==> flow/design.v <==
module ALU (
    input wire [4:0] ALUOp,
    input wire [31:0] A,
    input wire [31:0] B,
    output wire [31:0] Result,
    output wire ALUExp
);
  wire [31:0] add_sub_res;
  wire [31:0] slt_res;
  wire [31:0] sltu_res;
  wire [31:0] and_res;
  wire [31:0] nor_res;
  wire [31:0] or_res;
  wire [31:0] xor_res;
  wire [31:0] sll_res;
  wire [31:0] sr_res;
  wire [31:0] lui_res;
  wire [31:0] mul_res;   
  wire [31:0] andn_res;
  wire [31:0] orn_res;
  wire [63:0] sr64_result;
  wire [63:0] mul64_res;   
  wire [31:0] div_res;   
  wire        add_ovf;
  wire        sub_ovf;
  wire        div_exc;
  wire        add_exc;
  wire        sub_exc;
  wire [31:0] adder_a;
  wire [31:0] adder_b;
  wire        adder_cin;
  wire [31:0] adder_res;
  wire        adder_cout;
  assign adder_a = A;
  assign adder_b = (ALUOp == 5'b00001 | ALUOp == 5'b00010 | ALUOp == 5'b00011) ? ~B : B;
  assign adder_cin = (ALUOp == 5'b00001 | ALUOp == 5'b00010 | ALUOp == 5'b00011) ? 1'b1 : 1'b0;
  assign {adder_cout, adder_res} = adder_a + adder_b + adder_cin;
  assign add_sub_res = adder_res;
  assign add_exc = (adder_a[31] ~^ adder_b[31]) & (adder_a[31] ^ adder_res[31]);
  assign sub_exc = (adder_a[31] ~^ adder_b[31]) & (adder_a[31] ^ adder_res[31]);
  assign add_ovf = add_exc;
  assign sub_ovf = sub_exc;
  assign slt_res = {31'b0, ((A[31] & ~B[31]) | ((A[31] ~^ B[31]) & adder_res[31]))};
  assign sltu_res = {31'b0, ~adder_cout};
  assign and_res = A & B;
  assign or_res = A | B;
  assign andn_res = A & ~B;
  assign orn_res = A | ~B;
  assign nor_res = ~(A | B);
  assign xor_res = A ^ B;
  assign lui_res = B;
  assign sll_res = A << B[4:0];
  assign sr64_result = {{32{(ALUOp == 5'b01010) & A[31]}}, A[31:0]} >> B[4:0];
  assign sr_res = sr64_result[31:0];
  assign mul64_res = A * B;
  assign mul_res = mul64_res[31:0];
  assign div_res = (B == 32'b0) ? 32'b0 : A / B;
  assign div_exc = (B == 32'b0);
  assign Result = ({32{ALUOp == 5'b00000}}   & add_sub_res
                  |{32{ALUOp == 5'b00001}}   & add_sub_res
                  |{32{ALUOp == 5'b00010}}   & slt_res
                  |{32{ALUOp == 5'b00011}}  & sltu_res
                  |{32{ALUOp == 5'b00100}}   & and_res
                  |{32{ALUOp == 5'b00101}}   & nor_res
                  |{32{ALUOp == 5'b00110}}    & or_res
                  |{32{ALUOp == 5'b00111}}   & xor_res
                  |{32{ALUOp == 5'b01000}}   & sll_res
                  |{32{ALUOp == 5'b01001}}   & sr_res
                  |{32{ALUOp == 5'b01010}}   & sr_res
                  |{32{ALUOp == 5'b01011}}   & lui_res
                  |{32{ALUOp == 5'b01100}}  & andn_res
                  |{32{ALUOp == 5'b01101}}   & orn_res
                  |{32{ALUOp == 5'b01110}}   & mul_res
                  |{32{ALUOp == 5'b01111}}   & div_res
                  |{32{ALUOp == 5'b00000}} & 32'b0);
  assign ALUExp = ({1{ALUOp == 5'b00000}}    & add_ovf
                  |{1{ALUOp == 5'b00001}}    & sub_ovf
                  |{1{ALUOp == 5'b01111}}    & div_exc);
endmodule
module alu_unit (
    input  wire        clk,
    input  wire        rst,
    input  wire        in_valid,
    output wire        in_ready,
    input  wire [ 4:0] in_op,
    input  wire [31:0] in_a,
    input  wire [31:0] in_b,
    output reg         out_valid,
    output reg  [31:0] out_result,
    output reg         out_exc
);
  reg        v1;
  reg [ 4:0] op1;
  reg [31:0] a1;
  reg [31:0] b1;
  wire [31:0] alu_res;
  wire        alu_exc;
  assign in_ready = 1'b1;
  ALU u_alu (
      .ALUOp (op1),
      .A     (a1),
      .B     (b1),
      .Result(alu_res),
      .ALUExp(alu_exc)
  );
  always @(posedge clk) begin
    if (rst) begin
      v1        <= 1'b0;
      out_valid <= 1'b0;
    end else begin
      v1        <= in_valid;
      out_valid <= v1;
    end
    op1        <= in_op;
    a1         <= in_a;
    b1         <= in_b;
    out_result <= alu_res;
    out_exc    <= alu_exc;
  end
endmodule
clock: 64.0 ns
lec_check: 0
abc_area: 0
cap_margin: 15
cell_pad_in_sites_detail_placement: 2
core_margin: 8
core_utilization: 62
cts_cluster_size: 42
gpl_routability_driven: 0
max_routing_layer: met4
min_routing_layer: met2
place_density: 0.6
setup_slack_margin: 5.0
slew_margin: 30
tns_end_percent: 35
run.sh (not shown) runs the stock make flow with config.mk's settings and CLKGATE_MAP_FILE=.
The baseline did not get past detailed placement (3_5_place_dp) (DPL-0033).
Then changed:
==> flow/config.mk (replaced) <==
export PLATFORM = sky130hd
export DESIGN_NAME = alu_unit
export DESIGN_NICKNAME = alu_unit
export VERILOG_FILES = /design/flow/design.v
export SDC_FILE = /design/flow/constraint.sdc
export NUM_CORES = 4
export LEC_CHECK = 0
export CAP_MARGIN = 30
export CORE_MARGIN = 4
export CORE_UTILIZATION = 30
export CTS_CLUSTER_DIAMETER = 391
export CTS_CLUSTER_SIZE = 97
export PLACE_DENSITY = 0.6
export SLEW_MARGIN = 20
export TNS_END_PERCENT = 20
Result: Now the flow completed without violations. Synthesized cell count does not change. Die area increases by 93%. Area after synthesis is unchanged.
Then changed:
==> flow/config.mk (replaced) <==
export PLATFORM = sky130hd
export DESIGN_NAME = alu_unit
export DESIGN_NICKNAME = alu_unit
export VERILOG_FILES = /design/flow/design.v
export SDC_FILE = /design/flow/constraint.sdc
export NUM_CORES = 4
export LEC_CHECK = 0
export CAP_MARGIN = 20
export CORE_MARGIN = 2
export CORE_UTILIZATION = 71
export CTS_CLUSTER_SIZE = 33
export SETUP_SLACK_MARGIN = 3.52
export SLEW_MARGIN = 20
==> flow/constraint.sdc (replaced) <==
create_clock -name core_clock -period 31.9 [get_ports {clk}]
set_input_delay 6.3800 -clock core_clock [delete_from_list [all_inputs] [get_ports {clk}]]
set_output_delay 6.3800 -clock core_clock [all_outputs]
set_load 0.01 [all_outputs]
Result: Now the flow never finished: it broke off in clock tree synthesis (4_1_cts), error DPL-0038. Die area came out lower by 58%. Synthesized cell count is unchanged. Synthesized area stays the same.
Then changed:
--- a/flow/config.mk
+++ b/flow/config.mk
@@ -9,5 +9,6 @@
 export CORE_MARGIN = 2
-export CORE_UTILIZATION = 71
-export CTS_CLUSTER_SIZE = 33
-export SETUP_SLACK_MARGIN = 3.52
+export CORE_UTILIZATION = 52
+export CTS_CLUSTER_DIAMETER = 363
+export CTS_CLUSTER_SIZE = 99
+export PLACE_DENSITY = 0.6
 export SLEW_MARGIN = 20
==> flow/constraint.sdc (replaced) <==
create_clock -name core_clock -period 54.7 [get_ports {clk}]
set_input_delay 10.9400 -clock core_clock [delete_from_list [all_inputs] [get_ports {clk}]]
set_output_delay 10.9400 -clock core_clock [all_outputs]
set_load 0.01 [all_outputs]
Effect: The changed run reached the layout checks and failed them: negative setup slack. Synthesized cell count does not change. Die area goes up by a quarter to a third. Area after synthesis does not change.
Then changed:
--- a/flow/config.mk
+++ b/flow/config.mk
@@ -9,5 +9,3 @@
 export CORE_MARGIN = 2
-export CORE_UTILIZATION = 52
-export CTS_CLUSTER_DIAMETER = 363
-export CTS_CLUSTER_SIZE = 99
+export CORE_UTILIZATION = 40
 export PLACE_DENSITY = 0.6
==> flow/constraint.sdc (replaced) <==
create_clock -name core_clock -period 63.2 [get_ports {clk}]
set_input_delay 12.6400 -clock core_clock [delete_from_list [all_inputs] [get_ports {clk}]]
set_output_delay 12.6400 -clock core_clock [all_outputs]
set_load 0.01 [all_outputs]
After rerunning:
- Now the flow finished clean
- total power drops by about a fifth
- utilization shrinks by 21 points
- wire length decreases by a few percent
- design area goes down by a few percent
- cell count goes up slightly
Then changed:
--- a/flow/config.mk
+++ b/flow/config.mk
@@ -10,3 +10,4 @@
 export CORE_UTILIZATION = 40
-export PLACE_DENSITY = 0.6
+export MAX_ROUTING_LAYER = met4
+export MIN_ROUTING_LAYER = met2
 export SLEW_MARGIN = 20
==> flow/constraint.sdc (replaced) <==
create_clock -name core_clock -period 64.0 [get_ports {clk}]
set_input_delay 12.8000 -clock core_clock [delete_from_list [all_inputs] [get_ports {clk}]]
set_output_delay 12.8000 -clock core_clock [all_outputs]
set_load 0.01 [all_outputs]
What happened:
- With this change the flow died in global routing (5_1_grt), error GRT-0116
- die area stays the same
- synthesized area does not change
- synthesized cell count does not change

* * *

Starts from the design.v that is shown in full above.
Settings: LEC_CHECK=0, ABC_AREA=1, CAP_MARGIN=40, CELL_PAD_IN_SITES_DETAIL_PLACEMENT=2, CORE_MARGIN=8, CORE_UTILIZATION=69, CTS_CLUSTER_SIZE=42, GPL_ROUTABILITY_DRIVEN=0, MAX_ROUTING_LAYER=met4, MIN_ROUTING_LAYER=met2, PLACE_DENSITY=0.6, SLEW_MARGIN=30; clock period 64.0 ns.
The starting point aborted during detailed placement (3_5_place_dp) with DPL-0033.
Change:
CAP_MARGIN = 10   (was 40)
CORE_MARGIN = 2   (was 8)
CORE_UTILIZATION = 40   (was 69)
The changed run did not get past detailed placement (3_5_place_dp).
Area after synthesis does not change.
Synthesized cell count is unchanged.
Die size goes up by 58%.
Change:
ABC_AREA = unset   (was 1)
CAP_MARGIN = 20   (was 10)
CELL_PAD_IN_SITES_DETAIL_PLACEMENT = unset   (was 2)
CORE_UTILIZATION = 46   (was 40)
CTS_CLUSTER_DIAMETER = 333   (was unset)
CTS_CLUSTER_SIZE = 100   (was 42)
GPL_ROUTABILITY_DRIVEN = unset   (was 0)
MAX_ROUTING_LAYER = unset   (was met4)
MIN_ROUTING_LAYER = unset   (was met2)
PLACE_DENSITY = unset   (was 0.6)
SLEW_MARGIN = 5   (was 30)
Now the flow produced a clean layout.
Die area falls by about a fifth.
Synthesized area falls by a few percent.
Synthesized cell count falls by roughly a tenth.

* * *

== red ==
// alu_unit: RTL as listed in full above, without the edits since
export LEC_CHECK = 0
export ABC_AREA = 1
export CAP_MARGIN = 20
export CORE_MARGIN = 2
export CORE_UTILIZATION = 72
export CTS_CLUSTER_DIAMETER = 167
export CTS_CLUSTER_SIZE = 96
export PLACE_DENSITY = 0.38
export SLEW_MARGIN = 20
export TNS_END_PERCENT = 10
create_clock -name core_clock -period 32.1 [get_ports {clk}]
No final results exist for red, since it was stopped by error DPL-0038 during clock tree synthesis (4_1_cts).
### red -> blue
- clearing ABC_AREA, which used to be 1
- swapping 0.38 for 0.6 in PLACE_DENSITY
- clearing CTS_CLUSTER_SIZE, which used to be 96
- swapping 72 for 27 in CORE_UTILIZATION
- clearing CTS_CLUSTER_DIAMETER, which used to be 167
- clearing TNS_END_PERCENT, which used to be 10
- swapping 32.1 for 63.2 in the clock period (ns, I/O delays scaled along)
Notes after the runs:
red: aborted in clock tree synthesis (4_1_cts) (tool error)
The final layout from blue, which completed every stage, passed the timing, design-rule and antenna checks at the end of the flow.
Delta(cell total after placement, blue - red) > 0
From red to blue the numbers moved as follows: final weighted congestion of routability-driven global placement has decreased; pre-placement core utilization has decreased; synthesis area per yosys has decreased.
### blue -> green
- putting GPL_ROUTABILITY_DRIVEN at 0 where nothing was set
- swapping 27 for 40 in CORE_UTILIZATION
- putting CTS_CLUSTER_SIZE at 84 where nothing was set
- putting CELL_PAD_IN_SITES_DETAIL_PLACEMENT at 2 where nothing was set
- putting ABC_AREA at 1 where nothing was set
- swapping 63.2 for 64.0 in the clock period (ns, I/O delays scaled along)
Results
blue: full flow OK, the timing, design-rule and antenna checks passed. green: it failed during detailed placement (3_5_place_dp), and the tool reported DPL-0033. The proportion of synthesized chip area in sequential cells of blue and that of green are within noise of each other. blue has higher area fraction in mux cells than green. Re chip footprint: blue and green aren't equal, and the higher value belongs to blue. Looking at area of the mapped netlist across blue and green, the one that comes out lower is blue.
Edits applied to the flow inputs when going from green to orange:
- a deleted CELL_PAD_IN_SITES_DETAIL_PLACEMENT that had been 2
- a change of CORE_UTILIZATION from 40 to 66
- a deleted GPL_ROUTABILITY_DRIVEN that had been 0
- a change of CTS_CLUSTER_SIZE from 84 to 64
- an added CTS_CLUSTER_DIAMETER of 206
- an added HOLD_SLACK_MARGIN of 0.29
- a change of the clock period (ns, I/O delays scaled along) from 64.0 to 55.4
Results
- Delta (orange minus green): die area went down, number of cell rows went down.
- orange: GRT-0116 in global routing (5_1_grt) -> run aborted
- As the logs show, green stopped at detailed placement (3_5_place_dp) after a tool error, so it never reached the end of the flow.
- | vertical die dimension | higher: green |
- As far as number of top-level pins goes, green and orange are indistinguishable; the numbers are identical.
- Any difference in flip-flop and latch count after synthesis between green and orange is small enough to ignore.
#### Input delta (purple over orange)
- HOLD_SLACK_MARGIN removed (was 0.29)
- SETUP_SLACK_MARGIN newly set to 3.52
- CTS_CLUSTER_SIZE changed from 64 to 74
- CORE_UTILIZATION changed from 66 to 72
- CTS_CLUSTER_DIAMETER changed from 206 to 255
- PLACE_DENSITY changed from 0.6 to 0.95
- the clock period (ns, I/O delays scaled along) changed from 55.4 to 31.9
Findings:
The flow ended early for orange: it failed with a tool error in global routing (5_1_grt).
purple: it failed during detailed placement (3_5_place_dp), and the tool reported DPL-0033.
Compared to orange, purple has overall die width 4.2% lower.
Diff purple and orange: final weighted congestion in routability-driven placement lower in orange
Comparing orange against purple, there is no change at all in total cell area reported by yosys after synthesis.
Power and IR drop assume default switching activity.
